Design Cfu, start of the top module:
module Cfu (
    input               cmd_valid,
    output              cmd_ready,
    input      [9:0]    cmd_payload_function_id,
    input      [31:0]   cmd_payload_inputs_0,
    input      [31:0]   cmd_payload_inputs_1,
    output reg          rsp_valid,
    input               rsp_ready,
    output reg [31:0]   rsp_payload_outputs_0,
    input               reset,
    input               clk
);
Size in the first run: ~1500 cells after synthesis, roughly 110 I/O pins, roughly 14000 um2 of cells after synthesis.
==> flow/config.mk <==
export PLATFORM = sky130hd
export DESIGN_NAME = Cfu
export DESIGN_NICKNAME = Cfu
export VERILOG_FILES = /design/flow/design.v
export SDC_FILE = /design/flow/constraint.sdc
export NUM_CORES = 4
export LEC_CHECK = 0
export CAP_MARGIN = 0
export CORE_MARGIN = 2
export CORE_UTILIZATION = 72
export CTS_CLUSTER_DIAMETER = 388
export CTS_CLUSTER_SIZE = 10
export HOLD_SLACK_MARGIN = 0.3
export PLACE_DENSITY = 0.36
export SLEW_MARGIN = 20
==> flow/constraint.sdc <==
create_clock -name core_clock -period 5.45 [get_ports {clk}]
set_input_delay 1.0900 -clock core_clock [delete_from_list [all_inputs] [get_ports {clk}]]
set_output_delay 1.0900 -clock core_clock [all_outputs]
set_load 0.01 [all_outputs]
run.sh (not shown) runs the stock make flow with config.mk's settings and CLKGATE_MAP_FILE=.
The first run did not get past global routing (5_1_grt).
Change:
Settings changed: CAP_MARGIN 0 to 20, CORE_UTILIZATION 72 to 66, CTS_CLUSTER_DIAMETER 388 to 27, CTS_CLUSTER_SIZE 10 to default, HOLD_SLACK_MARGIN 0.3 to default, PLACE_DENSITY 0.36 to default.
Clock period 5.45 ns to 9.86 ns, I/O delays scaled along.
What happened: With this change the flow finished with setup timing left; synthesized area stays the same; die area goes up by 8.8%; synthesized cell count stays the same.
Change:
Settings changed: CORE_UTILIZATION 66 to 72, HOLD_SLACK_MARGIN from default to -0.1, PLACE_DENSITY from default to 0.38, SETUP_SLACK_MARGIN from default to 2.92, TNS_END_PERCENT from default to 5.
=> The changed run completed and failed the layout checks on setup timing; wire length is higher by 23%; clock-buffer cell count is higher by 1; first-iteration DRC count is higher by 75%.
Change:
Settings changed: CORE_UTILIZATION 72 to 40, CTS_CLUSTER_DIAMETER 27 to default, HOLD_SLACK_MARGIN -0.1 to default, PLACE_DENSITY 0.38 to default, SETUP_SLACK_MARGIN 2.92 to default, TNS_END_PERCENT 5 to default.
Clock period 9.86 ns to 12.0 ns, I/O delays scaled along.
What happened: The changed run ran to the end with no violations; critical path depth went down by 2; register-to-register slack is better by 2.2 ns; cell count stays flat; global-route usage decreases by 30 points.

========
Cfu again, from the RTL that the note above started with.
clock: 9.96 ns
lec_check: 0
cap_margin: 20
core_margin: 2
core_utilization: 71
cts_cluster_diameter: 27
cts_cluster_size: 68
place_density_lb_addon: 0.24
slew_margin: 20
The baseline stopped in 5_1_grt, error GRT-0232.
Edit:
Settings changed: CTS_CLUSTER_DIAMETER 27 to not set, CTS_CLUSTER_SIZE 68 to not set, TNS_END_PERCENT set to 5.
Clock period 9.96 ns to 9.92 ns, I/O delays scaled along.
Effect: This time the run produced a layout that fails on setup timing. Area after synthesis stays the same. Die size does not change. Synthesized cell count does not change.

========
Setup of try-harbor:
Starting RTL as in the previous note.
clock: 9.92 ns
lec_check: 0
abc_area: 1
cap_margin: 20
core_margin: 2
core_utilization: 71
cts_cluster_diameter: 219
cts_cluster_size: 10
place_density_lb_addon: 0.24
slew_margin: 20
tns_end_percent: 5
Every stage of try-harbor finished as expected; the final checks, on the other hand, flagged negative setup slack, which means the layout fails.
Inputs modified between try-harbor and try-fjord:
Settings: changing CTS_CLUSTER_SIZE from 10 to 13; removing ABC_AREA (formerly 1); removing CTS_CLUSTER_DIAMETER (formerly 219); removing TNS_END_PERCENT (formerly 5); changing the clock period (ns, I/O delays scaled along) from 9.92 to 9.9.
[summary]
- None of the runs try-fjord and try-harbor ends with a clean layout.
- [flow] try-harbor | stages: complete | final checks: fail | reason: negative setup slack
- try-fjord did not finish; the tool stopped in global routing (5_1_grt) with error ODB-0269.
- [compare] base=try-harbor new=try-fjord: instance tally after logic synthesis has decreased; register share after synthesis increased 0.37 points; worst setup timing slack at the placement stage dropped 730 ps.
- Looking only at number of core rows, and setting everything else aside, the lower value of try-fjord and try-harbor goes to try-fjord.
- Comparing try-fjord against try-harbor, there is no change at all in worst-case clock buffer depth.
- Between try-harbor and try-fjord, the flow reports die size decreasing by a little under 10%.
- Chip area line of the yosys report: try-fjord vs try-harbor down 7.8%
> inputs changed (try-fjord -> try-cedar)
Settings: an added CTS_CLUSTER_DIAMETER of 27; an added TNS_END_PERCENT of 5; a deleted CTS_CLUSTER_SIZE that had been 13; a change of the clock period (ns, I/O delays scaled along) from 9.9 to 9.96.
Ran to the end and failed final checks on negative setup slack: try-cedar. Taking try-cedar as 1.0, try-fjord lands at 1.4 on number of buffers added for setup after CTS. try-cedar -> try-fjord: starting density of the core delta 0, exact match. Die boundary width came out exactly the same in try-cedar and try-fjord. For cell area after placement, try-fjord and try-cedar come out practically identical. From try-cedar to try-fjord, cell count after synthesis did not move at all. Post-synthesis share of cell area spent on and, or, nand and nor gates: try-cedar vs try-fjord identical. Compound-gate portion of the synthesized area: try-fjord vs try-cedar identical.
What try-sierra does differently from try-cedar at the input level:
Settings: a deleted CTS_CLUSTER_DIAMETER that had been 27; a deleted TNS_END_PERCENT that had been 5; an added CTS_CLUSTER_SIZE of 68; a change of the clock period (ns, I/O delays scaled along) from 9.96 to 9.92.
Notes after the runs:
- On worst slack at placement, try-cedar beats try-sierra.
- From try-cedar to try-sierra, placement row count did not move at all.
- try-sierra | ERROR | global routing (5_1_grt)
- From try-sierra to try-cedar, number of cells in Yosys stat did not move at all.
- From try-cedar to try-sierra, overall die area did not move at all.
- Against try-cedar, buffer count from post-CTS setup fixing in try-sierra rose by more than a quarter.
- try-cedar and try-sierra ended up with roughly the same placed cell area.
- Going from try-cedar to try-sierra, number of gates resized after CTS grew by more than 100%.
